==> inputs of run a <==
==> flow/design.v (excerpt) <==
module smul_q31 (
    input  logic        clk,
    input  logic        reset,
    input  logic        go,
    input  logic [31:0] left,
    input  logic [31:0] right,
    output logic [31:0] out,
    output logic        done
);
export LEC_CHECK = 0
export CAP_MARGIN = 20
export CORE_ASPECT_RATIO = 0.5
export CORE_MARGIN = 6
export CORE_UTILIZATION = 51
export CTS_CLUSTER_DIAMETER = 305
export CTS_CLUSTER_SIZE = 99
export MAX_ROUTING_LAYER = met4
export PLACE_DENSITY = 0.75
export SLEW_MARGIN = 20
create_clock -name core_clock -period 10.2 [get_ports {clk}]
run.sh (not shown) runs the stock make flow with config.mk's settings and CLKGATE_MAP_FILE=.
==> run b: changes against run a <==
CORE_ASPECT_RATIO = unset   (was 0.5)
CORE_MARGIN = 2   (was 6)
CORE_UTILIZATION = 71   (was 51)
CTS_CLUSTER_DIAMETER = 364   (was 305)
CTS_CLUSTER_SIZE = unset   (was 99)
MAX_ROUTING_LAYER = unset   (was met4)
PLACE_DENSITY = 0.38   (was 0.75)
==> flow/constraint.sdc (replaced) <==
create_clock -name core_clock -period 12.4 [get_ports {clk}]
set_input_delay 2.4800 -clock core_clock [delete_from_list [all_inputs] [get_ports {clk}]]
set_output_delay 2.4800 -clock core_clock [all_outputs]
set_load 0.01 [all_outputs]
==> run c: changes against run a <==
CORE_MARGIN = 2   (was 6)
CORE_UTILIZATION = 72   (was 51)
CTS_CLUSTER_DIAMETER = 372   (was 305)
MAX_ROUTING_LAYER = unset   (was met4)
PLACE_DENSITY = 0.39   (was 0.75)
SETUP_SLACK_MARGIN = -0.47   (was unset)
TNS_END_PERCENT = 15   (was unset)
==> flow/constraint.sdc (replaced) <==
create_clock -name core_clock -period 5.67 [get_ports {clk}]
set_input_delay 1.1340 -clock core_clock [delete_from_list [all_inputs] [get_ports {clk}]]
set_output_delay 1.1340 -clock core_clock [all_outputs]
set_load 0.01 [all_outputs]
==> qor summary <==
                                                                              run b            run c         run a
Outcome                                            no timing/DRC/antenna violations  failed layout checks  no timing/DRC/antenna violations
Reasons for failing layout checks                                                 -     setup timing             -
Power Sequential                                                           0.391 mW         0.830 mW      0.494 mW
Die boundary height                                                          237 um           167 um        206 um
Warning total across the stage logs                                              28               31            26
Comb power                                                                  1.29 mW          3.53 mW       1.47 mW
Antenna violations before repair                                                  2                3             3
Count of cells along the worst register-to-register path                         21               25            24
Sum of buffers and inverters on the critical path                                 3                5             7
Clock period minus final worst setup slack                                  8.92 ns          7.65 ns       8.78 ns
Worst slack after detailed placement                                        3.10 ns         -2.11 ns       1.32 ns
Metal1 wirelength                                                         35,000 um        37,400 um     35,500 um
Total number of placement rows                                                   85               59            70
Internal portion of total power                                             1.02 mW          2.74 mW       1.21 mW
Count of clock buffers in the final design                                        9                9            10
Slack of the worst reg-to-reg path                                          3.48 ns         -1.98 ns       1.42 ns
Clock group power                                                          0.341 mW         0.730 mW      0.373 mW
PwrDens                                                                50.3 mW/mm^2      113 mW/mm^2  57.5 mW/mm^2
Part of the total power dissipated in the clock network                       16.8%            14.3%         15.9%
Final Instance Area                                                     0.0402 mm^2      0.0451 mm^2   0.0407 mm^2
Weighted congestion at the end of routability-driven global placement         0.925            0.951         0.909
Drt first-iter violations                                                     1,575            2,082         1,616

==> 12-20 <==
smul_q31 again, from the RTL that the note above started with.
make LEC_CHECK=0 ABC_AREA=0 CAP_MARGIN=20 CELL_PAD_IN_SITES_DETAIL_PLACEMENT=0 CORE_ASPECT_RATIO=1.95 CORE_MARGIN=2 CORE_UTILIZATION=48 CTS_CLUSTER_SIZE=40 GPL_ROUTABILITY_DRIVEN=1 GPL_TIMING_DRIVEN=0 HOLD_SLACK_MARGIN=0.25 MAX_ROUTING_LAYER=met4 PLACE_DENSITY_LB_ADDON=0.26 SETUP_SLACK_MARGIN=-0.19 SLEW_MARGIN=20 finish   # period 5.25 ns
==> inputs of 12-27, as changes to 12-20 <==
==> flow/config.mk (replaced) <==
export PLATFORM = sky130hd
export DESIGN_NAME = smul_q31
export DESIGN_NICKNAME = smul_q31
export VERILOG_FILES = /design/flow/design.v
export SDC_FILE = /design/flow/constraint.sdc
export NUM_CORES = 4
export LEC_CHECK = 0
export CAP_MARGIN = 20
export CORE_MARGIN = 2
export CORE_UTILIZATION = 40
export GPL_ROUTABILITY_DRIVEN = 0
export SLEW_MARGIN = 20
export TNS_END_PERCENT = 55
==> flow/constraint.sdc (replaced) <==
create_clock -name core_clock -period 10.5 [get_ports {clk}]
set_input_delay 2.1000 -clock core_clock [delete_from_list [all_inputs] [get_ports {clk}]]
set_output_delay 2.1000 -clock core_clock [all_outputs]
set_load 0.01 [all_outputs]
==> inputs of 07-14, as changes to 12-20 <==
==> flow/config.mk (replaced) <==
export PLATFORM = sky130hd
export DESIGN_NAME = smul_q31
export DESIGN_NICKNAME = smul_q31
export VERILOG_FILES = /design/flow/design.v
export SDC_FILE = /design/flow/constraint.sdc
export NUM_CORES = 4
export LEC_CHECK = 0
export CAP_MARGIN = 20
export CORE_MARGIN = 2
export CORE_UTILIZATION = 9
export SETUP_SLACK_MARGIN = 2.5
export SLEW_MARGIN = 20
==> flow/constraint.sdc (replaced) <==
create_clock -name core_clock -period 10.9 [get_ports {clk}]
set_input_delay 2.1800 -clock core_clock [delete_from_list [all_inputs] [get_ports {clk}]]
set_output_delay 2.1800 -clock core_clock [all_outputs]
set_load 0.01 [all_outputs]
==> impl_metrics.ini <==
; flow metrics
[run_status]
status = no timing/DRC/antenna violations

[clock_network]
ctsResizeCount = 21
clkTransAtPathRegs_ps = 110

[timing]
setup_violations = 0
max_freq_ghz = 0.123

[routing]
wire_per_inst_um = 12.3

[global_routing]
track_usage_pct = 5.63

[placement]
place_inst = 9671

[final_layout]
final_area_sq_um = 47100

[worst_setup_path]
r2r-end = mul.out_tmp[62]
(the above is from 07-14)
==> impl_metrics.ini <==
; flow metrics
[timing]
setup_violations = 32
setup_slack_ps = -2850
max_freq_ghz = 0.124

[run_status]
status = complete, but fails checks
failed_checks = setup timing

[final_layout]
final_area_sq_um = 44600

[clock_network]
clkTransAtPathRegs_ps = 80
ctsResizeCount = 398

[worst_setup_path]
r2r-end = mul.out_tmp[62]

[routing]
wire_per_inst_um = 32.7
(the above is from 12-20)
==> impl_metrics.ini <==
; flow metrics
[run_status]
status = no timing/DRC/antenna violations

[timing]
setup_violations = 0
max_freq_ghz = 0.112

[worst_setup_path]
r2r-end = mul.out_tmp[60]

[placement]
place_inst = 5248

[clock_network]
clkTransAtPathRegs_ps = 90
ctsResizeCount = 0

[final_layout]
final_area_sq_um = 41000

[routing]
wire_per_inst_um = 19.4
(the above is from 12-27)
Power is estimated from default activity; no workload was simulated.
